==> design.v <==
		module cordic_vec(clk,a0,b0,r,ang);
input signed[15:0]a0,b0;
input clk;
  output signed [15:0]r,ang;
  wire signed [15:0] a1,a2,a3,a4,a5,a6,a7,a8,a9,a10,a11,a12,a13,a14,a15,a16;
  wire signed [15:0] b1,b2,b3,b4,b5,b6,b7,b8,b9,b10,b11,b12,b13,b14,b15,b16;
  wire signed [15:0] angle_x1,angle_x2,angle_x3,angle_x4,angle_x5,angle_x6,angle_x7,angle_x8,angle_x9,angle_x10,angle_x11,angle_x12,angle_x13,angle_x14,angle_x15,angle_x16;
wire signed [15:0] v = 16'd0607;
  vec k1(clk,a0,b0,b0,4'b0,16'b0,a1,b1,angle_x1);
  vec k2(clk,a1,b1,b1,4'd1,angle_x1,a2,b2,angle_x2);
  vec k3(clk,a2,b2,b2,4'd2,angle_x2,a3,b3,angle_x3);
  vec k4(clk,a3,b3,b3,4'd3,angle_x3,a4,b4,angle_x4);
  vec k5(clk,a4,b4,b4,4'd4,angle_x4,a5,b5,angle_x5);
  vec k6(clk,a5,b5,b5,4'd5,angle_x5,a6,b6,angle_x6);
  vec k7(clk,a6,b6,b6,4'd6,angle_x6,a7,b7,angle_x7);
  vec k8(clk,a7,b7,b7,4'd7,angle_x7,a8,b8,angle_x8);
  vec k9(clk,a8,b8,b8,4'd8,angle_x8,a9,b9,angle_x9);
  vec k10(clk,a9,b9,b9,4'd9,angle_x9,a10,b10,angle_x10);
  vec k11(clk,a10,b10,b10,4'd10,angle_x10,a11,b11,angle_x11);
  vec k12(clk,a11,b11,b11,4'd11,angle_x11,a12,b12,angle_x12);
  vec k13(clk,a12,b12,b12,4'd12,angle_x12,a13,b13,angle_x13);
  vec k14(clk,a13,b13,b13,4'd13,angle_x13,a14,b14,angle_x14);
  vec k15(clk,a14,b14,b14,4'd14,angle_x14,a15,b15,angle_x15);
  vec k16(clk,a15,b15,b15,4'd15,angle_x15,a16,b16,angle_x16);
assign  r=v*a16/1000;
assign ang=angle_x16;
endmodule
  module vec(clk,a,b,z,i,angle_y,af,bf,angle_x);
    input signed [15:0]a,b,angle_y,z;
  input clk;
  input [3:0]i;
  output reg signed [15:0]af,bf,angle_x;
    wire [15:0]angle[15:0];
  assign angle[0]=16'd45000;
  assign angle[1]=16'd26570;
  assign angle[2]=16'd14040;
  assign angle[3]=16'd7130;
  assign angle[4]=16'd3580;
  assign angle[5]=16'd1790;
  assign angle[6]=16'd0895;
  assign angle[7]=16'd0448;
  assign angle[8]=16'd0224;
  assign angle[9]=16'd0112;
  assign angle[10]=16'd0056;
  assign angle[11]=16'd0028;
  assign angle[12]=16'd0013;
  assign angle[13]=16'd0007;
  assign angle[14]=16'd0003;
  assign angle[15]=16'd0001;
  always@(posedge clk)
    begin
      if(z < 0)  
   begin
     af<= a - (b>>>i);
     bf<= b + (a>>>i);
     angle_x<=angle_y-angle[i];
     end
  else
    begin
      af<=a+(b>>>i);
      bf<=b-(a>>>i);
      angle_x<=angle_y+angle[i];
      end
    end 
endmodule
==> run.sh <==
#!/bin/bash
# the make line also repeats each setting of config.mk as NAME=value (left out here)
make -C /OpenROAD-flow-scripts/flow DESIGN_CONFIG=/design/flow/config.mk WORK_HOME=/design/flow/orfs CLKGATE_MAP_FILE= finish
==> config.mk <==
export PLATFORM = sky130hd
export DESIGN_NAME = cordic_vec
export DESIGN_NICKNAME = cordic_vec
export VERILOG_FILES = /design/flow/design.v
export SDC_FILE = /design/flow/constraint.sdc
export NUM_CORES = 4
export LEC_CHECK = 0
export CAP_MARGIN = 20
export CORE_MARGIN = 2
export CORE_UTILIZATION = 61
export SETUP_SLACK_MARGIN = 4.71
export SLEW_MARGIN = 20
==> constraint.sdc <==
create_clock -name core_clock -period 17.6 [get_ports {clk}]
set_input_delay 3.5200 -clock core_clock [delete_from_list [all_inputs] [get_ports {clk}]]
set_output_delay 3.5200 -clock core_clock [all_outputs]
set_load 0.01 [all_outputs]
==> flow_summary.toml, run 1 <==
# yosys + openroad results
[routing]
vias = 43300
wl_per_cell_um = 15.1
viasPerCell = 5.41
totalWireLength_um = 121000
drt_first_pass_iters = 7
n_antenna_cell = 0
drc = 0
drtIter0Drc = 2125
drtAntennaViolNets = 0

[critical_path]
worstPathRequired_ns = 14.08
cp_common_cell = "buf_4"
path_buffers = 23
slowest_stage = "fa_1"
worst_ep_arrival_time_ns = 17.82
critical_path_cell_count = 78
critical_path_class = "register to primary output"
reg2reg_depth = 19
critPathMaxStageDelay_ns = 0.57
critPathCapture = "r[5]"
crit_fanout = 7
crit_start = "k16.af[5]"
reg2reg_slack_ns = 13.24
end_kind = "primary output"
path_delay_family = "AND-OR/OR-AND gates"
timing.rr.start = "k15.bf[15]"
worstSetupStartpointType = "register"
r2r_end = "k16.af[15]"

[yosys]
synth_async_sr_flop_share_pct = 0
top_area_cell = "dfxtp_1"
synth_nets = 7045
synth-simple-area-share_pct = 8.89
syn_inst = 6109
synth_top_cell_by_count = "ha_1"
ys_seq_elements = 699
postSynthSeqShare_pct = 25.8
synth_cell_type_count = 148
edf_count = 0
yosysChipArea_um2 = 54200
top_cells_by_area = "dfxtp_1, ha_1, xnor2_1"
avgSynthCellArea_um2 = 8.87
yosys_warnings = 1
synth-xor-area-share_pct = 14.7
yosys.area.top_type_share_pct = 25.8
aoi_share_pct = 20.5
synthFlopType = "dfxtp_1"
syn_area_um2 = 54200
ys_sh_mux_pct = 1.45
ys_cells = 6109
fa_ha_area_share_pct = 22.5
top_logic_kind = "adder cells"
top_cells_by_count = "ha_1, inv_1, dfxtp_1"

[final_timing]
worstMarginPinSlew_ns = 1.02
rsz0062_at_grt = "true"
hold_viol = 0
min_period_ns = 21.34
setup_tns_ns = -58.17
fin_ws_ns = -3.74
timing.final.crit_share_pct = 121
final_max_slew_viol_count = 0
max_freq_ghz = 0.0469
finClkSkew_ns = 0.0329
whs_ns = 0.326
relSlewSlack_pct = 31.5
setup_viol = 16

[placement]
placed_area_um2 = 60300
hpwl_um = 97000
gp_congestion = 0.894
port_buffers = 63

[die]
initial_core_util_pct = 61.4
die_h_um = 302
rows = 109
fp.coreArea_um2 = 88200
die-area_um2 = 91200
die_w_um = 302
io_pins = 65

[outcome]
outcome = "finished with violations"
failed_checks = "negative setup slack"

[grt]
antenna_found_initial = 1
grt_overflow = 0
gr-usage-all-layers_pct = 26.7
grt_pass1_vias = 42600
grt_first_pass_wirelength_um = 204000
grt_max_degree = 57

[cells_and_area]
regArea_um2 = 14000
comb_area_um2 = 38200
finalNetCount = 7722
nFillCells = 6865
area_growth_syn_to_layout_pct = 19.1
layout.core_utilization_pct = 73.1
stdcell_area_um2 = 64500

[min_path]
hold_depth = 0
hold_class = "register to register"
holdCritStartpoint = "k9.angle_x[3]"
hold_end = "k10.angle_x[3]"

[cts]
cts_tree = "done"
numClockSinks = 699
cts_max_level = 3
clock_latency_ns = 0.64
cts_root_buf = "clkbuf_16"
path_clk_slew_ns = 0.06
cts_buffers = 77
cts.path.max_buffers = 3

[run]
maxCapViolCount = 0
warning_count = 83
metal layers:
layer	share of wire (%)	up-vias	GRT usage, %
met5	0.011	-	0
met4	2.2	2	6.60
met3	3.6	170	3.17
met2	47	652	45.6
met1	47	20100	35.9
li1	-	22400	-
cell type report:
| cell class | count | area share, % |
|---|---|---|
| Timing Repair Buffer | 697 | 8.39 |
| Inverter | 732 | 4.27 |
| Tap cell | 1165 | 2.26 |
| Sequential cell | 699 | 21.7 |
| Multi-Input combinational cell | 4579 | 59.2 |
| Clock inverter | 35 | 0.843 |
| Clock buffer | 101 | 3.30 |
through the flow:
step           cells  setup WS (ns)
2_1_floorplan   6109          -2.84
3_3_place_gp    7806          -3.44
3_5_place_dp    7806          -3.74
4_1_cts         7990          -3.60
5_1_grt         8008          -4.46
6_report        8008          -3.74
repair_timing:
| action | in CTS | in global routing |
|---|---|---|
| resized | 230 | 60 |
| buffers inserted | 47 | 18 |
| gates cloned | 1 | 0 |
| hold buffers | 0 | 0 |
| endpoints found under the setup margin | 16 | 16 |
| pin swaps | 76 | 34 |
==> run 2, diff against run 1 <==
- ABC_AREA: not set -> 1
- CAP_MARGIN: 20 -> 15
- CORE_UTILIZATION: 61 -> 72
- CTS_CLUSTER_DIAMETER: not set -> 223
- SETUP_SLACK_MARGIN: 4.71 -> not set
- clock period: 17.6 -> 16.3 ns (I/O delays scaled with it)
==> run 2 against run 1 <==
  * Still fails the layout checks on negative setup slack
  * Final area fell by 1.3%
  * Synthesized cell count increased by 11%
  * Clock skew grew 0.0094 ns
  * Core utilization up 12 points
  * Highest routed layer unchanged
  * Routed wire length grew 7.1%
  * First-iteration DRC count increased by 1.5%
  * Global-route usage grew 5.9 points
  * Setup slack improved by 1.5 ns
  * Synthesized area about the same
  * Clock-buffer cell count increased by 3
==> flow_summary.toml, run 2 <==
# yosys + openroad results
[yosys]
synth_async_sr_flop_share_pct = 0
avgSynthCellArea_um2 = 8.00
syn_area_um2 = 54200
synth_top_cell_by_count = "inv_1"
synth_cell_type_count = 71
syn_inst = 6775
yosys_warnings = 1
top_cells_by_area = "dfxtp_1, ha_1, xor2_1"
top_area_cell = "dfxtp_1"
synthFlopType = "dfxtp_1"
postSynthSeqShare_pct = 25.8
edf_count = 0
synth-xor-area-share_pct = 13.6
yosys.area.top_type_share_pct = 25.8
aoi_share_pct = 12.7
synth-simple-area-share_pct = 17.1
top_cells_by_count = "inv_1, nand2_1, ha_1"
ys_seq_elements = 699
yosysChipArea_um2 = 54200
top_logic_kind = "adder cells"
synth_nets = 7711
fa_ha_area_share_pct = 22.5
ys_cells = 6775
ys_sh_mux_pct = 0.0554

[placement]
gp_congestion = 0.950
hpwl_um = 97400
port_buffers = 63

[cts]
cts_max_level = 3
cts_root_buf = "clkbuf_16"
path_clk_slew_ns = 0.06
cts.path.max_buffers = 3
clock_latency_ns = 0.64
postCtsHoldBufs = 0
cts_tree = "done"
cts_buffers = 75
numClockSinks = 699

[grt]
grt_overflow = 0
antenna_found_initial = 1
grt_max_degree = 34
grt_pass1_vias = 46500
grt_first_pass_wirelength_um = 212000
gr-usage-all-layers_pct = 32.6

[critical_path]
critPathCapture = "r[12]"
worstSetupStartpointType = "register"
reg2reg_depth = 19
crit_fanout = 8
path_delay_family = "simple AND/OR/NAND/NOR gates"
crit_start = "k16.af[5]"
end_kind = "primary output"
worstPathRequired_ns = 13.04
cp_common_cell = "nand2_4"
critical_path_class = "register to primary output"
r2r_end = "k6.bf[15]"
reg2reg_slack_ns = 11.69
path_buffers = 21
timing.rr.start = "k5.bf[15]"
critical_path_cell_count = 114
slowest_stage = "fa_1"
critPathMaxStageDelay_ns = 0.56
worst_ep_arrival_time_ns = 15.24

[final_timing]
min_period_ns = 18.50
max_freq_ghz = 0.0541
setup_viol = 16
hold_viol = 0
worstMarginPinSlew_ns = 1.05
finClkSkew_ns = 0.0422
timing.final.crit_share_pct = 113
final_max_slew_viol_count = 0
rsz0062_at_grt = "true"
fin_ws_ns = -2.20
relSlewSlack_pct = 30.0
whs_ns = 0.308

[routing]
n_antenna_cell = 0
drc = 0
drt_first_pass_iters = 7
vias = 45800
drtAntennaViolNets = 0
viasPerCell = 5.50
totalWireLength_um = 130000
wl_per_cell_um = 15.6
drtIter0Drc = 2156

[cells_and_area]
area_growth_syn_to_layout_pct = 17.5
finalNetCount = 8237
layout.core_utilization_pct = 85.6

[min_path]
holdCritStartpoint = "k9.angle_x[1]"
hold_depth = 0
hold_class = "register to register"
hold_end = "k10.angle_x[1]"

[die]
die_w_um = 278
fp.coreArea_um2 = 74400
initial_core_util_pct = 72.8
io_pins = 65
die_h_um = 278
rows = 100
die-area_um2 = 77500

[outcome]
outcome = "finished with violations"
failed_checks = "negative setup slack"

[run]
warning_count = 83
maxCapViolCount = 0
==> run 2: cell type report <==
class                   count  area (um^2)
well taps                 969         1210
inverters                1100         4210
multi-input cells        4917        37700
clock buffers             104         2120
fillers                  4464        10700
repair buffers            508         4010
flip-flops and latches    699        14000
clock inverters            32          443
==> run 2: what timing repair did <==
item                                    CTS  global route
resized                                 292           194
buffers inserted                         83            35
endpoints found under the setup margin   16            16
gates cloned                              3             0
pin swaps                               116           100
==> run 2: per-stage QoR <==
step                area [um^2]  TNS (ns)  setup WS [ns]  std cells
floorplan                 54500   -0.0555        -0.0555       6775
global placement          58500    -14.09          -1.30       8074
detailed placement        58500    -21.02          -1.79       8074
CTS                       62700    -22.59          -1.91       8294
global route              63700    -42.38          -3.09       8329
finish                    63700    -27.86          -2.20       8329
==> run 2: metal layers <==
metal  wire length [um]  GRT usage, %  vias to the layer above
met5                 11             0                        -
met4               6700          15.7                        2
met3               4540          3.85                      430
met2              67300          62.5                     1039
met1              51000          35.3                    21200
li1                   -             -                    23100
==> run 3, diff against run 2 <==
- ABC_AREA: 1 -> not set
- CAP_MARGIN: 15 -> 35
- CORE_UTILIZATION: 72 -> 40
- CTS_CLUSTER_DIAMETER: 223 -> 245
- clock period: 16.3 -> 17.6 ns (I/O delays scaled with it)
==> run 3 against run 2 <==
  * The layout still fails its checks (negative setup slack)
  * Global-route usage is 15 points lower
  * Routed wire length shrank 6.4%
  * Critical endpoint is now r[8]
  * Synthesized cell count shrank 9.8%
  * Final cell count up 3.7%
  * Clock-buffer cell count rose by 6
  * Via count is 6.3% lower
  * Worst hold slack better by 0.015 ns
  * Sequential share of layout area fell by 0.58 points
  * Critical path depth is 45 lower
  * Die size is 79% higher
==> flow_summary.toml, run 3 <==
# yosys + openroad results
[placement]
place_inst = 8427
placed_area_um2 = 61100
port_buffers = 63
gp_congestion = 0.895
hpwl_um = 98500

[yosys]
synth_cell_type_count = 148
synth-simple-area-share_pct = 8.89
ys_sh_mux_pct = 1.45
top_cells_by_area = "dfxtp_1, ha_1, xnor2_1"
synth_async_sr_flop_share_pct = 0
syn_area_um2 = 54200
syn_inst = 6109
top_cells_by_count = "ha_1, inv_1, dfxtp_1"
yosysChipArea_um2 = 54200
synth-xor-area-share_pct = 14.7
synth_top_cell_by_count = "ha_1"
synth_nets = 7045
edf_count = 0
avgSynthCellArea_um2 = 8.87
top_logic_kind = "adder cells"
yosys.area.top_type_share_pct = 25.8
synthFlopType = "dfxtp_1"
top_area_cell = "dfxtp_1"
postSynthSeqShare_pct = 25.8
yosys_warnings = 1
fa_ha_area_share_pct = 22.5
ys_cells = 6109
aoi_share_pct = 20.5
ys_seq_elements = 699

[grt]
antenna_found_initial = 0
grt_pass1_vias = 42600
grt_overflow = 0
grt_max_degree = 57
grt_first_pass_wirelength_um = 202000
gr-usage-all-layers_pct = 17.4

[critical_path]
slowest_stage = "fa_1"
cp_common_cell = "buf_4"
critPathCapture = "r[8]"
crit_fanout = 7
reg2reg_slack_ns = 13.29
critical_path_cell_count = 69
path_delay_family = "AND-OR/OR-AND gates"
critical_path_class = "register to primary output"
worst_ep_arrival_time_ns = 17.75
worstSetupStartpointType = "register"
end_kind = "primary output"
timing.rr.start = "k2.bf[15]"
r2r_end = "k3.af[15]"
reg2reg_depth = 18
crit_start = "k16.af[14]"
critPathMaxStageDelay_ns = 0.55
worstPathRequired_ns = 14.08
path_buffers = 9

[die]
io_pins = 65
die-area_um2 = 138000
rows = 135
initial_core_util_pct = 40.2
die_h_um = 372
fp.coreArea_um2 = 135000
die_w_um = 372

[cts]
clock_latency_ns = 0.66
cts.path.max_buffers = 3
cts_max_level = 3
cts_buffers = 80
cts_root_buf = "clkbuf_16"
cts_tree = "done"
path_clk_slew_ns = 0.06
numClockSinks = 699

[final_timing]
worstMarginPinSlew_ns = 0.898
setup_tns_ns = -56.09
final_max_slew_viol_count = 0
whs_ns = 0.323
rsz0062_at_grt = "true"
fin_ws_ns = -3.67
min_period_ns = 21.27
hold_viol = 0
setup_viol = 16
max_freq_ghz = 0.0470
relSlewSlack_pct = 39.3
timing.final.crit_share_pct = 121
finClkSkew_ns = 0.0389

[routing]
vias = 42900
drt_first_pass_iters = 5
viasPerCell = 4.97
n_antenna_cell = 0
drtAntennaViolNets = 0
drc = 0
wl_per_cell_um = 14.0
drtIter0Drc = 1792
totalWireLength_um = 121000

[cells_and_area]
finalNetCount = 7727
stdcell_area_um2 = 65400
area_growth_syn_to_layout_pct = 20.7
layout.cells.non_filler = 8637

[min_path]
hold_class = "register to register"
hold_depth = 0
hold_end = "k8.angle_x[1]"
holdCritStartpoint = "k7.angle_x[1]"

[run]
warning_count = 81
maxCapViolCount = 0

[outcome]
failed_checks = "negative setup slack"
outcome = "finished with violations"
-- run 3: area by class of cell --
class	count	area [um^2]
clock buffer	110	2240
clock inverter	37	517
fill	12700	69500
inverter	732	2760
multi-input combinational	4578	38200
sequential	699	14000
tap	1781	2230
timing repair buffer	700	5470
-- run 3: stage by stage --
| step | util, % | worst slack, ns |
|---|---|---|
| after detailed placement | 45.3 | -3.66 |
| final | 48.5 | -3.67 |
| after floorplan | - | -2.84 |
| after CTS | 48.0 | -3.73 |
| after global routing | 48.5 | -4.48 |
| after global placement | 45.3 | -3.50 |
-- run 3: timing repair --
item / in CTS / in global routing
pin swaps: 68 / 81
gates resized: 185 / 104
hold buffers: 0 / 0
setup endpoints to repair: 16 / 16
setup buffers: 44 / 18
-- run 3: layer usage --
| metal | up-vias | track usage (%) | wire, um |
|---|---|---|---|
| li1 | 22500 | - | - |
| met1 | 19800 | 22.0 | 56100 |
| met2 | 465 | 30.7 | 58900 |
| met3 | 176 | 2.03 | 3220 |
| met4 | 0 | 4.91 | 3040 |
| met5 | - | 0 | 0 |
==> run 4, diff against run 3 <==
- CAP_MARGIN: 35 -> 20
- CORE_UTILIZATION: 40 -> 72
- CTS_CLUSTER_DIAMETER: 245 -> not set
- PLACE_DENSITY_LB_ADDON: not set -> 0.2
- SETUP_SLACK_MARGIN: not set -> 4.71
- clock period: 17.6 -> 26.4 ns (I/O delays scaled with it)
==> run 4 against run 3 <==
  * Final area down 4.4%
  * Critical endpoint is now r[13]
  * Critical path type unchanged
  * Clock-buffer cell count down 13
  * The run now finishes clean
  * Routed wire length up 14%
  * Final cell count down 14%
  * Non-clock buffer count down 380
  * Clock skew down 0.0065 ns
  * Register-to-register slack better by 8.2 ns
  * Critical path depth up 7
  * Synthesized cell count unchanged
  * Global-route usage up 15 points
  * Setup slack better by 5.7 ns
==> flow_summary.toml, run 4 <==
# yosys + openroad results
[critical_path]
worst_ep_arrival_time_ns = 19.13
crit_fanout = 8
slowest_stage = "fa_1"
critPathCapture = "r[13]"
end_kind = "primary output"
critPathMaxStageDelay_ns = 0.59
path_buffers = 19
reg2reg_slack_ns = 21.50
path_delay_family = "AND-OR/OR-AND gates"
worstSetupStartpointType = "register"
critical_path_cell_count = 76
worstPathRequired_ns = 21.12
critical_path_class = "register to primary output"
r2r_end = "k14.af[15]"
reg2reg_depth = 17
timing.rr.start = "k13.bf[15]"
cp_common_cell = "buf_6"
crit_start = "k16.af[6]"

[yosys]
top_area_cell = "dfxtp_1"
yosysChipArea_um2 = 54200
yosys.area.top_type_share_pct = 25.8
ys_sh_mux_pct = 1.45
top_logic_kind = "adder cells"
yosys_warnings = 1
fa_ha_area_share_pct = 22.5
synth-xor-area-share_pct = 14.7
aoi_share_pct = 20.5
edf_count = 0
synth-simple-area-share_pct = 8.89
ys_cells = 6109
top_cells_by_area = "dfxtp_1, ha_1, xnor2_1"
top_cells_by_count = "ha_1, inv_1, dfxtp_1"
synth_nets = 7045
synth_async_sr_flop_share_pct = 0
avgSynthCellArea_um2 = 8.87
synth_cell_type_count = 148
ys_seq_elements = 699
synth_top_cell_by_count = "ha_1"
synthFlopType = "dfxtp_1"
syn_area_um2 = 54200
syn_inst = 6109
postSynthSeqShare_pct = 25.8

[routing]
n_antenna_cell = 0
wl_per_cell_um = 18.6
vias = 45500
viasPerCell = 6.12
drtAntennaViolNets = 0
drt_first_pass_iters = 19
drtIter0Drc = 3946
drc = 0
totalWireLength_um = 138000

[run]
warning_count = 81
maxCapViolCount = 0

[final_timing]
worstMarginPinSlew_ns = 1.27
max_freq_ghz = 0.0410
whs_ns = 0.326
fin_ws_ns = 1.99
hold_viol = 0
finClkSkew_ns = 0.0324
rsz0062_at_grt = "true"
min_period_ns = 24.41
timing.final.crit_share_pct = 92.5
relSlewSlack_pct = 14.5
final_max_slew_viol_count = 0
setup_viol = 0
setup_tns_ns = 0

[cells_and_area]
area_growth_syn_to_layout_pct = 15.5
stdcell_area_um2 = 62600
nFillCells = 4120
finalNetCount = 7342
layout.cells.non_filler = 7435
layout.core_utilization_pct = 84.1

[cts]
cts_max_level = 3
postCtsHoldBufs = 0
cts.path.max_buffers = 3
cts_tree = "done"
clock_latency_ns = 0.65
cts_buffers = 75
numClockSinks = 699
path_clk_slew_ns = 0.06
cts_root_buf = "clkbuf_16"

[die]
fp.coreArea_um2 = 74400
io_pins = 65
die-area_um2 = 77500
initial_core_util_pct = 72.8
rows = 100
die_w_um = 278
die_h_um = 278

[min_path]
hold_class = "register to register"
holdCritStartpoint = "k9.angle_x[1]"
hold_depth = 0
hold_end = "k10.angle_x[1]"

[grt]
gr-usage-all-layers_pct = 32.8
grt_overflow = 0
antenna_found_initial = 1
grt_max_degree = 57
grt_first_pass_wirelength_um = 214000
grt_pass1_vias = 44800

[placement]
hpwl_um = 92300
port_buffers = 63
gp_congestion = 0.947
placed_area_um2 = 55900
place_inst = 7064
dp_slack_ns = 0.833

[outcome]
outcome = "no timing/DRC/antenna violations"
-- run 4: layout make-up --
| cell class | count | area, um^2 | share of cell area [%] |
|---|---|---|---|
| tap | 969 | 1210 | 1.94 |
| multi-input combinational | 4578 | 39200 | 62.6 |
| clock buffer | 97 | 2110 | 3.37 |
| timing repair buffer | 320 | 2670 | 4.26 |
| sequential | 699 | 14100 | 22.5 |
| inverter | 732 | 2760 | 4.41 |
| clock inverter | 40 | 594 | 0.950 |
-- run 4: timing repair --
item	CTS	global route
pin swaps	109	138
setup buffers	124	110
gates resized	286	199
setup endpoints to repair	16	16
endpoints found under the hold margin	0	0
-- run 4: layer usage --
metal,wire (um),GRT usage (%),up-vias,share of wire [%]
met5,9,0,-,0.0065
met4,6440,11.6,2,4.7
met3,8620,3.95,579,6.2
met2,67500,59.0,1848,49
met1,55700,40.4,21400,40
li1,-,-,21700,-
==> run 5, diff against run 4 <==
- CORE_UTILIZATION: 72 -> 71
- PLACE_DENSITY_LB_ADDON: 0.2 -> not set
- SETUP_SLACK_MARGIN: 4.71 -> -1.43
- clock period: 26.4 -> 17.8 ns (I/O delays scaled with it)
==> run 5 against run 4 <==
  * Now fails the layout checks on negative setup slack
  * Core utilization increased by 0.72 points
  * Sequential share of layout area down 0.59 points
  * Worst hold slack better by 0.00055 ns
  * Global-route usage grew 0.80 points
  * Synthesized area is the same
  * Die size up 1.4%
  * Critical endpoint is now r[12]
  * Highest routed layer is now met4
==> flow_summary.toml, run 5 <==
# yosys + openroad results
[run]
warning_count = 83
maxCapViolCount = 0

[critical_path]
path_buffers = 21
reg2reg_depth = 17
critPathMaxStageDelay_ns = 0.58
reg2reg_slack_ns = 13.18
cp_common_cell = "buf_4"
critical_path_class = "register to primary output"
slowest_stage = "or4b_4"
end_kind = "primary output"
path_delay_family = "AND-OR/OR-AND gates"
worstSetupStartpointType = "register"
critical_path_cell_count = 78
crit_start = "k16.af[8]"
r2r_end = "k13.angle_x[15]"
worstPathRequired_ns = 14.24
timing.rr.start = "k12.bf[15]"
critPathCapture = "r[12]"
worst_ep_arrival_time_ns = 18.17
crit_fanout = 7

[grt]
grt_first_pass_wirelength_um = 221000
grt_pass1_vias = 46100
gr-usage-all-layers_pct = 33.6
grt_max_degree = 57
antenna_found_initial = 0
grt_overflow = 0

[cts]
clock_latency_ns = 0.65
path_clk_slew_ns = 0.07
numClockSinks = 699
cts.path.max_buffers = 3
cts_root_buf = "clkbuf_16"
cts_tree = "done"
cts_max_level = 3
postCtsHoldBufs = 0
cts_buffers = 73

[yosys]
syn_area_um2 = 54200
synthFlopType = "dfxtp_1"
ys_seq_elements = 699
top_cells_by_area = "dfxtp_1, ha_1, xnor2_1"
top_logic_kind = "adder cells"
postSynthSeqShare_pct = 25.8
synth_top_cell_by_count = "ha_1"
synth-xor-area-share_pct = 14.7
synth_async_sr_flop_share_pct = 0
aoi_share_pct = 20.5
top_cells_by_count = "ha_1, inv_1, dfxtp_1"
yosys.area.top_type_share_pct = 25.8
edf_count = 0
synth_nets = 7045
fa_ha_area_share_pct = 22.5
ys_cells = 6109
synth-simple-area-share_pct = 8.89
yosys_warnings = 1
ys_sh_mux_pct = 1.45
synth_cell_type_count = 148
top_area_cell = "dfxtp_1"
yosysChipArea_um2 = 54200
syn_inst = 6109
avgSynthCellArea_um2 = 8.87

[final_timing]
fin_ws_ns = -3.93
max_freq_ghz = 0.0460
worstMarginPinSlew_ns = 1.08
finClkSkew_ns = 0.0470
rsz0062_at_grt = "true"
min_period_ns = 21.73
hold_viol = 0
timing.final.crit_share_pct = 122
final_max_slew_viol_count = 0
relSlewSlack_pct = 27.5
setup_viol = 16

[die]
io_pins = 65
die-area_um2 = 78600
initial_core_util_pct = 71.6
die_h_um = 280
fp.coreArea_um2 = 75700
rows = 101
die_w_um = 280

[outcome]
failed_checks = "negative setup slack"
outcome = "finished with violations"

[routing]
drc = 0
viasPerCell = 5.83
vias = 45500
drt_first_pass_iters = 5
drtIter0Drc = 2938
drtAntennaViolNets = 0
n_antenna_cell = 0
totalWireLength_um = 136000
wl_per_cell_um = 17.4

[cells_and_area]
area_growth_syn_to_layout_pct = 18.4
layout.cells.non_filler = 7811
finalNetCount = 7712

[min_path]
hold_end = "k10.angle_x[2]"
hold_class = "register to register"
holdCritStartpoint = "k9.angle_x[2]"
hold_depth = 0

[placement]
place_inst = 7616
port_buffers = 63
hpwl_um = 100000
gp_congestion = 0.942
dp_slack_ns = -3.64
## run 5: stage by stage
stage | TNS (ns) | util, % | hold WS (ns) | cell area [um^2]
detailed placement | -54.67 | 79.3 | 0.313 | 60000
finish | -60.51 | 84.8 | 0.326 | 64200
floorplan | -39.36 | - | 0.310 | 54500
global placement | -49.04 | 79.3 | 0.311 | 60000
CTS | -55.52 | 83.8 | 0.326 | 63400
global route | -74.13 | 84.8 | 0.328 | 64200
## run 5: final cells by class
| type | count | area, um^2 |
|---|---|---|
| Fill cell | 4410 | 11500 |
| Clock buffer | 95 | 2070 |
| Multi-Input combinational cell | 4578 | 38200 |
| Clock inverter | 37 | 518 |
| Inverter | 732 | 2770 |
| Sequential cell | 699 | 14000 |
| Tap cell | 978 | 1220 |
| Timing Repair Buffer | 692 | 5350 |
## run 5: repair_timing
| action | 4_1_cts | 5_1_grt |
|---|---|---|
| endpoints found under the setup margin | 16 | 16 |
| pin swaps | 75 | 93 |
| resized | 192 | 102 |
| setup buffers | 34 | 30 |
## run 5: layer usage
layer / global-route usage [%] / routed length, um
met1: 41.3 / 58000
met2: 61.3 / 67500
met3: 3.80 / 5700
met4: 10.6 / 4670
met5: 0 / 0
==> run 6, diff against run 5 <==
- ABC_AREA: not set -> 1
- CORE_UTILIZATION: 71 -> 72
- CTS_CLUSTER_DIAMETER: not set -> 223
- PLACE_DENSITY_LB_ADDON: not set -> 0.03
- SETUP_SLACK_MARGIN: -1.43 -> 1.26
- clock period: 17.8 -> 16.7 ns (I/O delays scaled with it)
==> run 6 against run 5 <==
  * Register-to-register slack got worse by 1.3 ns
  * Setup slack improved by 2.1 ns
  * Die size down 1.4%
  * Largest cell class unchanged
  * Non-clock buffer count down 213
  * Worst hold slack barely moved
  * Sequential share of layout area is 0.26 points higher
  * Still fails the layout checks on negative setup slack
  * Global-route usage fell by 1.1 points
==> flow_summary.toml, run 6 <==
# yosys + openroad results
[grt]
use_met1_pct = 35.6
grt_overflow = 0
met2_usage_pct = 62.5
busiest_layer = "met2"
grt_first_pass_wirelength_um = 212000
grt_pass1_vias = 46400
antenna_found_initial = 0
grt_max_degree = 34
gr-usage-all-layers_pct = 32.6
met3_usage_pct = 3.22

[critical_path]
end_kind = "primary output"
critical_path_class = "register to primary output"
cp_common_cell = "nand2_4"
worstSetupStartpointType = "register"
slowest_stage = "fa_1"
reg2reg_depth = 19
path_buffers = 18
reg2reg_slack_ns = 11.93
critPathCapture = "r[10]"
crit_fanout = 8
timing.rr.start = "k5.bf[15]"
path_delay_family = "simple AND/OR/NAND/NOR gates"
critPathMaxStageDelay_ns = 0.58
crit_start = "k16.af[15]"
critical_path_cell_count = 109
worst_ep_arrival_time_ns = 15.17
worstPathRequired_ns = 13.36
r2r_end = "k6.bf[15]"

[die]
die_h_um = 278
die-area_um2 = 77500
rows = 100
io_pins = 65
fp.coreArea_um2 = 74400
initial_core_util_pct = 72.8
die_w_um = 278

[yosys]
avgSynthCellArea_um2 = 8.00
top_cells_by_area = "dfxtp_1, ha_1, xor2_1"
top_area_cell = "dfxtp_1"
top_cells_by_count = "inv_1, nand2_1, ha_1"
synth-xor-area-share_pct = 13.6
synth_top_cell_by_count = "inv_1"
synth-simple-area-share_pct = 17.1
postSynthSeqShare_pct = 25.8
synth_async_sr_flop_share_pct = 0
ys_seq_elements = 699
ys_sh_mux_pct = 0.0554
fa_ha_area_share_pct = 22.5
ys_cells = 6775
aoi_share_pct = 12.7
syn_inst = 6775
synth_nets = 7711
syn_area_um2 = 54200
yosys_warnings = 1
synth_cell_type_count = 71
synthFlopType = "dfxtp_1"
yosys.area.top_type_share_pct = 25.8
yosysChipArea_um2 = 54200
edf_count = 0
top_logic_kind = "adder cells"

[final_timing]
rsz0062_at_grt = "true"
finClkSkew_ns = 0.0355
max_freq_ghz = 0.0540
fin_ws_ns = -1.81
relSlewSlack_pct = 32.5
hold_viol = 0
timing.final.crit_share_pct = 111
worstMarginPinSlew_ns = 1.01
whs_ns = 0.326
final_max_slew_viol_count = 0
min_period_ns = 18.51
setup_viol = 16

[routing]
drt_first_pass_iters = 6
viasPerCell = 5.52
totalWireLength_um = 129000
n_antenna_cell = 0
vias = 45800
drc = 0
drtIter0Drc = 2282
wl_per_cell_um = 15.6
drtAntennaViolNets = 0

[cts]
cts_buffers = 75
clock_latency_ns = 0.65
cts_root_buf = "clkbuf_16"
postCtsHoldBufs = 0
cts_max_level = 3
cts_tree = "done"
numClockSinks = 699
cts.path.max_buffers = 3
path_clk_slew_ns = 0.06

[outcome]
outcome = "finished with violations"
failed_checks = "negative setup slack"

[run]
maxCapViolCount = 0
warning_count = 81

[cells_and_area]
finalNetCount = 8206
layout.core_utilization_pct = 85.2
regArea_um2 = 14000
layout.cells.non_filler = 8297
area_growth_syn_to_layout_pct = 17.1
nFillCells = 4403
comb_area_um2 = 37700

[placement]
place_inst = 8059
port_buffers = 63
dp_slack_ns = -1.29
gp_congestion = 0.928
hpwl_um = 98400

[min_path]
holdCritStartpoint = "k8.angle_x[2]"
hold_depth = 0
hold_class = "register to register"
hold_end = "k9.angle_x[2]"
## run 6: repair_timing
action                                  4_1_cts  5_1_grt
endpoints found under the setup margin       16       16
gates resized                               243      161
setup buffers                                71       31
pin swaps                                   167      120
gates cloned                                  1        0
## run 6: area by class of cell
class | instances | share of cell area [%]
Clock buffer | 97 | 3.20
Clock inverter | 38 | 0.690
Inverter | 1100 | 6.62
Multi-Input combinational cell | 4915 | 59.4
Sequential cell | 699 | 22.1
Tap cell | 969 | 1.91
Timing Repair Buffer | 479 | 6.08
## run 6: metal layers
metal	wire length [um]	vias to the layer above
li1	-	23000
met1	51300	21200
met2	66900	1106
met3	4540	414
met4	6400	0
met5	0	-
## run 6: stage by stage
step	TNS, ns	cell area, um^2
after floorplan	0	54900
after global placement	-7.69	58800
after detailed placement	-13.72	58800
after CTS	-17.04	62600
after global routing	-36.73	63500
final	-23.52	63500
==> run 7, diff against run 6 <==
- ABC_AREA: 1 -> not set
- CORE_UTILIZATION: 72 -> 70
- CTS_CLUSTER_DIAMETER: 223 -> not set
- PLACE_DENSITY_LB_ADDON: 0.03 -> not set
- SETUP_SLACK_MARGIN: 1.26 -> not set
- clock period: 16.7 -> 23.5 ns (I/O delays scaled with it)
==> run 7 against run 6 <==
  * The run now finishes clean
  * Setup slack gained 2.3 ns
  * Synthesized area is essentially flat
  * First-iteration DRC count shrank 8.2%
  * Critical path depth shrank 38
  * Via count shrank 6.4%
  * Worst hold slack lost 0.011 ns
  * Critical path type unchanged
  * Highest routed layer unchanged
==> flow_summary.toml, run 7 <==
# yosys + openroad results
[yosys]
synth_cell_type_count = 148
synth-simple-area-share_pct = 8.89
edf_count = 0
yosys.area.top_type_share_pct = 25.8
ys_sh_mux_pct = 1.45
top_cells_by_count = "ha_1, inv_1, dfxtp_1"
synth_async_sr_flop_share_pct = 0
yosys_warnings = 1
top_logic_kind = "adder cells"
synthFlopType = "dfxtp_1"
syn_area_um2 = 54200
fa_ha_area_share_pct = 22.5
ys_seq_elements = 699
yosysChipArea_um2 = 54200
synth_nets = 7045
top_cells_by_area = "dfxtp_1, ha_1, xnor2_1"
synth-xor-area-share_pct = 14.7
avgSynthCellArea_um2 = 8.87
synth_top_cell_by_count = "ha_1"
aoi_share_pct = 20.5
syn_inst = 6109
top_area_cell = "dfxtp_1"
ys_cells = 6109
postSynthSeqShare_pct = 25.8

[final_timing]
relSlewSlack_pct = 33.3
final_max_slew_viol_count = 0
min_period_ns = 23.00
timing.final.crit_share_pct = 97.9
max_freq_ghz = 0.0435
setup_viol = 0
worstMarginPinSlew_ns = 1.00
hold_viol = 0
finClkSkew_ns = 0.0313

[run]
warning_count = 80
maxCapViolCount = 0

[critical_path]
crit_start = "k16.af[3]"
critical_path_cell_count = 71
reg2reg_slack_ns = 18.87
cp_common_cell = "buf_4"
end_kind = "primary output"
reg2reg_depth = 17
worstSetupStartpointType = "register"
path_delay_family = "AND-OR/OR-AND gates"
timing.rr.start = "k12.bf[15]"
crit_fanout = 11
critPathMaxStageDelay_ns = 0.58
worst_ep_arrival_time_ns = 18.30
path_buffers = 12
critical_path_class = "register to primary output"
slowest_stage = "or4b_4"
worstPathRequired_ns = 18.80
r2r_end = "k13.angle_x[15]"
critPathCapture = "r[4]"

[cts]
cts_tree = "done"
cts_root_buf = "clkbuf_16"
cts_buffers = 74
clock_latency_ns = 0.63
cts.path.max_buffers = 3
path_clk_slew_ns = 0.07
numClockSinks = 699
postCtsHoldBufs = 0
cts_max_level = 3

[routing]
drtAntennaViolNets = 0
topRoutingLayerUsed = "met4"
drc = 0
drt-met1-wl_um = 54000
totalWireLength_um = 122000
drtIter0Drc = 2094
dr_wl_met2_um = 59800
dr_wl_met3_um = 5090
drt_first_pass_iters = 6
viasPerCell = 5.76
vias = 42800
n_antenna_cell = 0
wl_per_cell_um = 16.4

[die]
io_pins = 65
die_h_um = 282
die-area_um2 = 79700
rows = 102
initial_core_util_pct = 70.3
die_w_um = 282
fp.coreArea_um2 = 77100

[grt]
grt_pass1_vias = 42000
grt_max_degree = 57
gr-usage-all-layers_pct = 30.0
grt_overflow = 0
grt_first_pass_wirelength_um = 199000
antenna_found_initial = 0

[outcome]
outcome = "no timing/DRC/antenna violations"

[cells_and_area]
area_growth_syn_to_layout_pct = 12.0
stdcell_area_um2 = 60700
finalNetCount = 7283

[placement]
port_buffers = 63
hpwl_um = 94500
placed_area_um2 = 56500
gp_congestion = 0.938

[min_path]
hold_end = "k10.angle_x[2]"
hold_class = "register to register"
holdCritStartpoint = "k9.angle_x[2]"
hold_depth = 0
## run 7: timing repair
action	CTS	global route
setup buffers	17	58
endpoints found under the setup margin	16	16
gates resized	65	189
pin swaps	19	94
## run 7: routing by layer
metal / vias to the layer above / GRT usage, %
met5: - / 0
met4: 0 / 8.37
met3: 210 / 3.29
met2: 896 / 53.0
met1: 20200 / 38.6
li1: 21500 / -
## run 7: per-stage QoR
stage                     TNS, ns  instances  hold WS (ns)  util (%)  setup WS [ns]
after floorplan                 0       6109         0.310         -          0.765
after global routing       -0.928       7441         0.326      78.7         -0.191
after global placement          0       7236         0.310      73.3          0.228
after detailed placement   -0.278       7236         0.312      73.3        -0.0688
after CTS                       0       7383         0.317      77.0         0.0118
final                           0       7441         0.315      78.7          0.498
## run 7: cell type report
cell class,instances,area (um^2)
Multi-Input combinational cell,4578,38000
Fill cell,5316,16400
Sequential cell,699,14000
Inverter,732,2750
Timing Repair Buffer,262,2160
Clock buffer,101,2060
Tap cell,1040,1300
Clock inverter,29,429
==> run 8, diff against run 7 <==
- ABC_AREA: not set -> 1
- CORE_UTILIZATION: 70 -> 72
- CTS_CLUSTER_DIAMETER: not set -> 223
- GPL_ROUTABILITY_DRIVEN: not set -> 0
- PLACE_DENSITY_LB_ADDON: not set -> 0.03
- SETUP_SLACK_MARGIN: not set -> 1.26
- SLEW_MARGIN: 20 -> 40
- clock period: 23.5 -> 16.7 ns (I/O delays scaled with it)
==> run 8 against run 7 <==
  * The layout now fails its checks (negative setup slack)
  * Synthesized area barely moved
  * Setup slack lost 2.7 ns
  * Via count grew 8.1%
  * Final area is 5.3% higher
  * Clock-buffer cell count decreased by 3
  * Critical path depth grew 38
  * Clock skew down 0.0075 ns
  * Flip-flop count stayed put
  * Routed wire length rose by 8.0%
  * Largest cell class unchanged
  * Highest routed layer unchanged
==> flow_summary.toml, run 8 <==
# yosys + openroad results
[yosys]
ys_sh_mux_pct = 0.0554
synth-xor-area-share_pct = 13.6
ys_seq_elements = 699
synth_async_sr_flop_share_pct = 0
synth_cell_type_count = 71
postSynthSeqShare_pct = 25.8
avgSynthCellArea_um2 = 8.00
aoi_share_pct = 12.7
yosysChipArea_um2 = 54200
ys_cells = 6775
synthFlopType = "dfxtp_1"
yosys_warnings = 1
top_logic_kind = "adder cells"
synth-simple-area-share_pct = 17.1
edf_count = 0
yosys.area.top_type_share_pct = 25.8
top_cells_by_count = "inv_1, nand2_1, ha_1"
synth_top_cell_by_count = "inv_1"
top_area_cell = "dfxtp_1"
synth_nets = 7711
fa_ha_area_share_pct = 22.5
top_cells_by_area = "dfxtp_1, ha_1, xor2_1"
syn_area_um2 = 54200
syn_inst = 6775

[final_timing]
rsz0062_at_grt = "true"
whs_ns = 0.311
relSlewSlack_pct = 44.3
max_freq_ghz = 0.0529
min_period_ns = 18.89
timing.final.crit_share_pct = 113
setup_tns_ns = -30.00
final_max_slew_viol_count = 0
worstMarginPinSlew_ns = 0.835
hold_viol = 0
fin_ws_ns = -2.19
finClkSkew_ns = 0.0238
setup_viol = 16

[routing]
drc = 0
drt_first_pass_iters = 6
drtIter0Drc = 2594
wl_per_cell_um = 15.9
totalWireLength_um = 132000
drtAntennaViolNets = 0
n_antenna_cell = 0
viasPerCell = 5.58
vias = 46300

[cts]
numClockSinks = 699
cts.path.max_buffers = 3
path_clk_slew_ns = 0.06
cts_root_buf = "clkbuf_16"
clock_latency_ns = 0.62
postCtsHoldBufs = 0
cts_tree = "done"
cts_buffers = 74
cts_max_level = 3

[die]
rows = 100
io_pins = 65
fp.coreArea_um2 = 74400
die_w_um = 278
die-area_um2 = 77500
die_h_um = 278
initial_core_util_pct = 72.8

[critical_path]
crit_fanout = 8
critical_path_cell_count = 109
r2r_end = "k6.bf[15]"
end_kind = "primary output"
reg2reg_slack_ns = 12.09
critPathCapture = "r[14]"
cp_common_cell = "nand2_4"
timing.rr.start = "k5.bf[15]"
slowest_stage = "fa_1"
reg2reg_depth = 20
worstSetupStartpointType = "register"
crit_start = "k16.af[3]"
worst_ep_arrival_time_ns = 15.55
critical_path_class = "register to primary output"
path_buffers = 21
critPathMaxStageDelay_ns = 0.58
worstPathRequired_ns = 13.36
path_delay_family = "simple AND/OR/NAND/NOR gates"

[grt]
grt_first_pass_wirelength_um = 212000
gr-usage-all-layers_pct = 32.4
antenna_found_initial = 0
grt_max_degree = 34
grt_pass1_vias = 46700
grt_overflow = 0

[run]
maxCapViolCount = 0
warning_count = 81

[min_path]
hold_class = "register to register"
hold_depth = 0
hold_end = "k8.angle_x[1]"
holdCritStartpoint = "k7.angle_x[1]"

[placement]
hpwl_um = 97000
dp_slack_ns = -1.31
port_buffers = 63

[cells_and_area]
finalNetCount = 8204
area_growth_syn_to_layout_pct = 17.9

[outcome]
failed_checks = "negative setup slack"
outcome = "finished with violations"
[run 8: per-layer routing]
metal	share of wire (%)	track usage, %
met5	0	0
met4	5.2	14.7
met3	3.8	3.43
met2	52	62.3
met1	39	35.6
[run 8: per-stage QoR]
| stage | std cells | utilization, % | area, um^2 |
|---|---|---|---|
| floorplan | 6775 | - | 54900 |
| finish | 8297 | 85.9 | 63900 |
| global route | 8297 | 85.9 | 63900 |
| CTS | 8250 | 83.8 | 62400 |
| global placement | 8069 | 79.1 | 58900 |
| detailed placement | 8069 | 79.1 | 58900 |
[run 8: what timing repair did]
| item | CTS | global route |
|---|---|---|
| endpoints found under the setup margin | 16 | 16 |
| pin swaps | 70 | 208 |
| resized | 158 | 318 |
| cloned | 1 | 0 |
| buffers inserted | 44 | 47 |
[run 8: final cells by class]
cell class	count	area, um^2
clock buffer	98	2080
clock inverter	38	529
fill	4263	10500
inverter	1100	4230
multi-input combinational	4915	38000
sequential	699	14000
tap	969	1210
timing repair buffer	478	3810
==> run 9, diff against run 8 <==
- CORE_UTILIZATION: 72 -> 71
- CTS_CLUSTER_DIAMETER: 223 -> not set
- CTS_CLUSTER_SIZE: not set -> 74
- GPL_ROUTABILITY_DRIVEN: 0 -> not set
- PLACE_DENSITY_LB_ADDON: 0.03 -> 0.06
- SETUP_SLACK_MARGIN: 1.26 -> -1.43
- SLEW_MARGIN: 40 -> 20
- clock period: 16.7 -> 17.8 ns (I/O delays scaled with it)
==> run 9 against run 8 <==
  * Largest cell class unchanged
  * Final cell count fell by 0.49%
  * Sequential share of layout area rose by 0.43 points
  * Die size rose by 1.4%
  * Synthesized area did not move
  * Clock-buffer cell count rose by 6
  * Highest routed layer unchanged
  * Non-clock buffer count fell by 51
  * Still fails the layout checks on negative setup slack
  * Global-route usage fell by 2.4 points
  * Routed wire length fell by 6.8%
  * Worst hold slack improved by 0.015 ns
==> flow_summary.toml, run 9 <==
# yosys + openroad results
[final_timing]
whs_ns = 0.326
min_period_ns = 18.90
finClkSkew_ns = 0.0232
rsz0062_at_grt = "true"
worstMarginPinSlew_ns = 0.999
final_max_slew_viol_count = 0
setup_tns_ns = -13.00
hold_viol = 0
setup_viol = 16
max_freq_ghz = 0.0529
fin_ws_ns = -1.10
relSlewSlack_pct = 33.3
timing.final.crit_share_pct = 106

[routing]
drtIter0Drc = 2009
drc = 0
n_antenna_cell = 0
drtAntennaViolNets = 0
drt_first_pass_iters = 6
wl_per_cell_um = 14.9
viasPerCell = 5.44
vias = 44900
totalWireLength_um = 123000

[die]
initial_core_util_pct = 71.5
die_h_um = 280
die-area_um2 = 78600
io_pins = 65
die_w_um = 280
fp.coreArea_um2 = 75800
rows = 101

[critical_path]
critPathCapture = "r[14]"
reg2reg_depth = 19
timing.rr.start = "k5.bf[15]"
crit_fanout = 8
path_buffers = 22
crit_start = "k16.af[6]"
worstSetupStartpointType = "register"
worst_ep_arrival_time_ns = 15.34
path_delay_family = "simple AND/OR/NAND/NOR gates"
slowest_stage = "fa_2"
critical_path_class = "register to primary output"
reg2reg_slack_ns = 13.18
critPathMaxStageDelay_ns = 0.58
r2r_end = "k6.bf[15]"
end_kind = "primary output"
worstPathRequired_ns = 14.24
cp_common_cell = "nand2_4"
critical_path_cell_count = 119

[min_path]
holdCritStartpoint = "k9.angle_x[2]"
hold_end = "k10.angle_x[2]"
hold_depth = 0
hold_class = "register to register"

[yosys]
synth_top_cell_by_count = "inv_1"
edf_count = 0
fa_ha_area_share_pct = 22.5
ys_sh_mux_pct = 0.0554
top_area_cell = "dfxtp_1"
synth_nets = 7711
avgSynthCellArea_um2 = 8.00
ys_cells = 6775
synth_async_sr_flop_share_pct = 0
postSynthSeqShare_pct = 25.8
top_cells_by_count = "inv_1, nand2_1, ha_1"
synth-simple-area-share_pct = 17.1
yosys_warnings = 1
top_cells_by_area = "dfxtp_1, ha_1, xor2_1"
synthFlopType = "dfxtp_1"
synth-xor-area-share_pct = 13.6
top_logic_kind = "adder cells"
syn_area_um2 = 54200
aoi_share_pct = 12.7
ys_seq_elements = 699
synth_cell_type_count = 71
yosysChipArea_um2 = 54200
syn_inst = 6775
yosys.area.top_type_share_pct = 25.8

[cts]
cts.path.max_buffers = 3
cts_root_buf = "clkbuf_16"
clock_latency_ns = 0.64
numClockSinks = 699
cts_buffers = 75
path_clk_slew_ns = 0.06
cts_max_level = 3
cts_tree = "done"

[outcome]
outcome = "finished with violations"
failed_checks = "negative setup slack"

[placement]
port_buffers = 63
hpwl_um = 94900
gp_congestion = 0.916

[grt]
grt_overflow = 0
grt_pass1_vias = 43900
grt_first_pass_wirelength_um = 197000
antenna_found_initial = 0
grt_max_degree = 34
gr-usage-all-layers_pct = 30.0

[run]
warning_count = 79
maxCapViolCount = 0

[cells_and_area]
finalNetCount = 8157
area_growth_syn_to_layout_pct = 15.5
==> run 9: timing repair <==
action | CTS | global route
buffers inserted | 0 | 82
hold buffers | 0 | 0
setup endpoints to repair | 0 | 16
gates resized | 0 | 360
==> run 9: metal layers <==
metal	up-vias	GRT usage [%]	wire length, um
met1	20700	33.2	49400
met3	343	3.16	3980
li1	22900	-	-
met2	930	57.0	63500
met5	-	0	0
met4	0	14.1	5980
==> run 9: metrics by stage <==
| stage | setup WS [ns] | area, um^2 | instances | utilization [%] |
|---|---|---|---|---|
| after floorplan | 0.661 | 54200 | 6775 | - |
| after global placement | -0.137 | 58000 | 8049 | 76.6 |
| after detailed placement | -0.592 | 58000 | 8049 | 76.6 |
| after CTS | -1.31 | 60600 | 8183 | 79.9 |
| after global routing | -2.09 | 62600 | 8256 | 82.6 |
| final | -1.10 | 62600 | 8256 | 82.6 |
==> run 9: area by class of cell <==
cell class / count / area, um^2
Tap cell: 978 / 1220
Clock buffer: 104 / 2120
Multi-Input combinational cell: 4918 / 37200
Fill cell: 4911 / 13200
Timing Repair Buffer: 427 / 3430
Clock inverter: 30 / 400
Inverter: 1100 / 4190
Sequential cell: 699 / 14000
==> run 10, diff against run 9 <==
- ABC_AREA: 1 -> not set
- CELL_PAD_IN_SITES_DETAIL_PLACEMENT: not set -> 0
- CELL_PAD_IN_SITES_GLOBAL_PLACEMENT: not set -> 0
- CORE_ASPECT_RATIO: not set -> 0.64
- CORE_UTILIZATION: 71 -> 58
- CTS_CLUSTER_DIAMETER: not set -> 368
- CTS_CLUSTER_SIZE: 74 -> not set
- HOLD_SLACK_MARGIN: not set -> 0.29
- MAX_ROUTING_LAYER: not set -> met5
- PLACE_DENSITY_LB_ADDON: 0.06 -> 0.18
- SETUP_SLACK_MARGIN: -1.43 -> 5.0
- clock period: 17.8 -> 18.2 ns (I/O delays scaled with it)
==> run 10 against run 9 <==
  * The layout still fails its checks (negative setup slack)
  * Die size is 22% higher
  * Setup slack lost 2.2 ns
  * Clock skew shrank 0.00066 ns
  * Routed wire length grew 7.3%
  * Register-to-register slack gained 0.34 ns
  * Synthesized area about the same
  * Global-route usage decreased by 3.0 points
  * Critical path type unchanged
  * Highest routed layer unchanged
==> flow_summary.toml, run 10 <==
# yosys + openroad results
[routing]
drc = 0
totalWireLength_um = 132000
vias = 44300
drtAntennaViolNets = 0
drt_first_pass_iters = 6
wl_per_cell_um = 16.3
viasPerCell = 5.48
drtIter0Drc = 2916

[critical_path]
path_delay_family = "AND-OR/OR-AND gates"
reg2reg_slack_ns = 13.52
critPathCapture = "r[8]"
critical_path_cell_count = 71
critPathMaxStageDelay_ns = 0.57
reg2reg_depth = 17
worstSetupStartpointType = "register"
cp_common_cell = "buf_4"
timing.rr.start = "k13.bf[15]"
critical_path_class = "register to primary output"
crit_fanout = 9
end_kind = "primary output"
worst_ep_arrival_time_ns = 17.88
r2r_end = "k14.af[15]"
crit_start = "k16.af[13]"
slowest_stage = "or4b_4"
path_buffers = 14
worstPathRequired_ns = 14.56

[outcome]
failed_checks = "negative setup slack"
outcome = "finished with violations"

[die]
die_w_um = 386
io_pins = 65
die-area_um2 = 96000
initial_core_util_pct = 58.7
die_h_um = 249
fp.coreArea_um2 = 92300
rows = 89

[yosys]
synth_cell_type_count = 148
synthFlopType = "dfxtp_1"
synth_nets = 7045
yosysChipArea_um2 = 54200
aoi_share_pct = 20.5
avgSynthCellArea_um2 = 8.87
syn_inst = 6109
ys_seq_elements = 699
top_cells_by_count = "ha_1, inv_1, dfxtp_1"
synth-xor-area-share_pct = 14.7
syn_area_um2 = 54200
yosys_warnings = 1
top_cells_by_area = "dfxtp_1, ha_1, xnor2_1"
synth-simple-area-share_pct = 8.89
edf_count = 0
fa_ha_area_share_pct = 22.5
synth_async_sr_flop_share_pct = 0
ys_cells = 6109
ys_sh_mux_pct = 1.45
top_logic_kind = "adder cells"
postSynthSeqShare_pct = 25.8
top_area_cell = "dfxtp_1"
yosys.area.top_type_share_pct = 25.8
synth_top_cell_by_count = "ha_1"

[cells_and_area]
layout.cells.non_filler = 8074
area_growth_syn_to_layout_pct = 19.6
regArea_um2 = 14000
nFillCells = 7230
comb_area_um2 = 38500
stdcell_area_um2 = 64800
finalNetCount = 7726

[cts]
cts_max_level = 3
cts_buffers = 68
postCtsHoldBufs = 0
path_clk_slew_ns = 0.07
cts_tree = "done"
cts.path.max_buffers = 3
cts_root_buf = "clkbuf_16"
clock_latency_ns = 0.66
numClockSinks = 699

[final_timing]
rsz0062_at_grt = "true"
max_freq_ghz = 0.0465
min_period_ns = 21.52
hold_viol = 0
relSlewSlack_pct = 18.7
setup_tns_ns = -51.43
finClkSkew_ns = 0.0225
timing.final.crit_share_pct = 118
worstMarginPinSlew_ns = 1.21
fin_ws_ns = -3.32
setup_viol = 16
whs_ns = 0.320
final_max_slew_viol_count = 0

[grt]
grt_first_pass_wirelength_um = 216000
grt_max_degree = 57
grt_pass1_vias = 43000
gr-usage-all-layers_pct = 27.0
antenna_found_initial = 1
grt_overflow = 0

[placement]
place_inst = 7856
gp_congestion = 0.955
hpwl_um = 105000
placed_area_um2 = 60300
port_buffers = 63

[min_path]
hold_depth = 0
holdCritStartpoint = "k7.angle_x[2]"
hold_end = "k8.angle_x[2]"
hold_class = "register to register"

[run]
maxCapViolCount = 0
warning_count = 81
## run 10: cell type report
class	instances	share of cell area, %
clock inverters	32	0.668
clock buffers	93	3.02
well taps	1228	2.37
repair buffers	711	8.62
flip-flops and latches	699	21.7
multi-input cells	4578	59.4
inverters	732	4.25
diodes	1	0.00386
## run 10: stage by stage
stage	util [%]	setup slack, ns
2_1_floorplan	-	-2.36
3_3_place_gp	65.3	-2.95
3_5_place_dp	65.3	-3.31
4_1_cts	69.5	-3.06
5_1_grt	70.2	-4.07
6_report	70.2	-3.32
## run 10: timing repair
item,CTS,global route
pin swaps,159,60
buffers inserted,66,25
resized,265,86
endpoints found under the setup margin,16,16
## run 10: per-layer routing
metal	track usage, %	share of wire (%)	up-vias
met5	0	0	-
met4	3.98	0.97	0
met3	3.99	5.9	97
met2	39.3	41	949
met1	42.5	52	20800
li1	-	-	22400
==> run 11, diff against run 10 <==
- ABC_AREA: not set -> 1
- CAP_MARGIN: 20 -> 15
- CELL_PAD_IN_SITES_DETAIL_PLACEMENT: 0 -> not set
- CELL_PAD_IN_SITES_GLOBAL_PLACEMENT: 0 -> not set
- CORE_ASPECT_RATIO: 0.64 -> not set
- CORE_UTILIZATION: 58 -> 72
- CTS_CLUSTER_DIAMETER: 368 -> 223
- HOLD_SLACK_MARGIN: 0.29 -> not set
- MAX_ROUTING_LAYER: met5 -> not set
- PLACE_DENSITY_LB_ADDON: 0.18 -> 0.02
- SETUP_SLACK_MARGIN: 5.0 -> 3.72
- clock period: 18.2 -> 16.3 ns (I/O delays scaled with it)
==> run 11 against run 10 <==
  * Still fails the layout checks on negative setup slack
  * Register-to-register slack got worse by 1.8 ns
  * Via count increased by 2.4%
  * First-iteration DRC count decreased by 23%
==> flow_summary.toml, run 11 <==
# yosys + openroad results
[grt]
grt_overflow = 0
gr-usage-all-layers_pct = 32.0
grt_pass1_vias = 45600
grt_max_degree = 34
grt_first_pass_wirelength_um = 209000
antenna_found_initial = 0

[yosys]
fa_ha_area_share_pct = 22.5
aoi_share_pct = 12.7
synth-simple-area-share_pct = 17.1
syn_area_um2 = 54200
ys_cells = 6775
synth_top_cell_by_count = "inv_1"
top_cells_by_area = "dfxtp_1, ha_1, xor2_1"
synthFlopType = "dfxtp_1"
yosysChipArea_um2 = 54200
yosys_warnings = 1
synth_async_sr_flop_share_pct = 0
synth_cell_type_count = 71
synth-xor-area-share_pct = 13.6
ys_sh_mux_pct = 0.0554
syn_inst = 6775
top_logic_kind = "adder cells"
edf_count = 0
top_cells_by_count = "inv_1, nand2_1, ha_1"
postSynthSeqShare_pct = 25.8
synth_nets = 7711
ys_seq_elements = 699
top_area_cell = "dfxtp_1"
yosys.area.top_type_share_pct = 25.8
avgSynthCellArea_um2 = 8.00

[critical_path]
end_kind = "primary output"
worstPathRequired_ns = 13.04
reg2reg_slack_ns = 11.67
worst_ep_arrival_time_ns = 15.06
critPathMaxStageDelay_ns = 0.55
critPathCapture = "r[14]"
r2r_end = "k6.bf[15]"
slowest_stage = "fa_1"
critical_path_cell_count = 114
path_buffers = 18
cp_common_cell = "nand2_4"
crit_fanout = 8
critical_path_class = "register to primary output"
path_delay_family = "simple AND/OR/NAND/NOR gates"
reg2reg_depth = 19
crit_start = "k16.af[14]"
timing.rr.start = "k5.bf[15]"
worstSetupStartpointType = "register"

[final_timing]
final_max_slew_viol_count = 0
min_period_ns = 18.32
hold_viol = 0
max_freq_ghz = 0.0546
setup_tns_ns = -27.14
setup_viol = 16
timing.final.crit_share_pct = 112
finClkSkew_ns = 0.0370
fin_ws_ns = -2.02
whs_ns = 0.324
worstMarginPinSlew_ns = 1.04
relSlewSlack_pct = 30.5
rsz0062_at_grt = "true"

[die]
die-area_um2 = 77500
die_w_um = 278
fp.coreArea_um2 = 74400
die_h_um = 278
initial_core_util_pct = 72.8
rows = 100
io_pins = 65

[min_path]
hold_end = "k9.angle_x[3]"
holdCritStartpoint = "k8.angle_x[3]"
hold_depth = 0
hold_class = "register to register"

[placement]
gp_congestion = 0.923
place_inst = 8069
dp_slack_ns = -1.63
hpwl_um = 97300
port_buffers = 63

[routing]
n_antenna_cell = 0
vias = 45300
totalWireLength_um = 127000
drc = 0
drtIter0Drc = 2257
wl_per_cell_um = 15.3
viasPerCell = 5.46
drt_first_pass_iters = 8
drtAntennaViolNets = 0

[cells_and_area]
nFillCells = 4442
area_growth_syn_to_layout_pct = 17.2
finalNetCount = 8206
layout.core_utilization_pct = 85.3
layout.cells.non_filler = 8295

[cts]
cts_root_buf = "clkbuf_16"
cts_max_level = 3
path_clk_slew_ns = 0.07
postCtsHoldBufs = 0
cts_buffers = 74
cts_tree = "done"
clock_latency_ns = 0.64
cts.path.max_buffers = 3
numClockSinks = 699

[run]
maxCapViolCount = 0
warning_count = 81

[outcome]
outcome = "finished with violations"
failed_checks = "negative setup slack"
[run 11: final cells by class]
class / instances / area, um^2 / share of cell area, %
Multi-Input combinational cell: 4915 / 37600 / 59.2
Sequential cell: 699 / 14000 / 22.1
Inverter: 1100 / 4200 / 6.62
Timing Repair Buffer: 480 / 3790 / 5.96
Clock buffer: 94 / 2050 / 3.22
Tap cell: 969 / 1210 / 1.91
Clock inverter: 38 / 626 / 0.985
[run 11: metal layers]
metal	GRT usage (%)	wire (um)
met1	35.8	51900
met2	61.1	65600
met3	3.15	3810
met4	14.3	5930
met5	0	0
[run 11: stage by stage]
step | instance area [um^2]
after detailed placement | 58900
after global placement | 58900
after floorplan | 54900
after global routing | 63500
final | 63500
after CTS | 62300
[run 11: timing repair]
| item | CTS | global route |
|---|---|---|
| pin swaps | 52 | 152 |
| setup endpoints to repair | 16 | 16 |
| resized | 149 | 213 |
| buffers inserted | 54 | 39 |
| cloned | 1 | 0 |
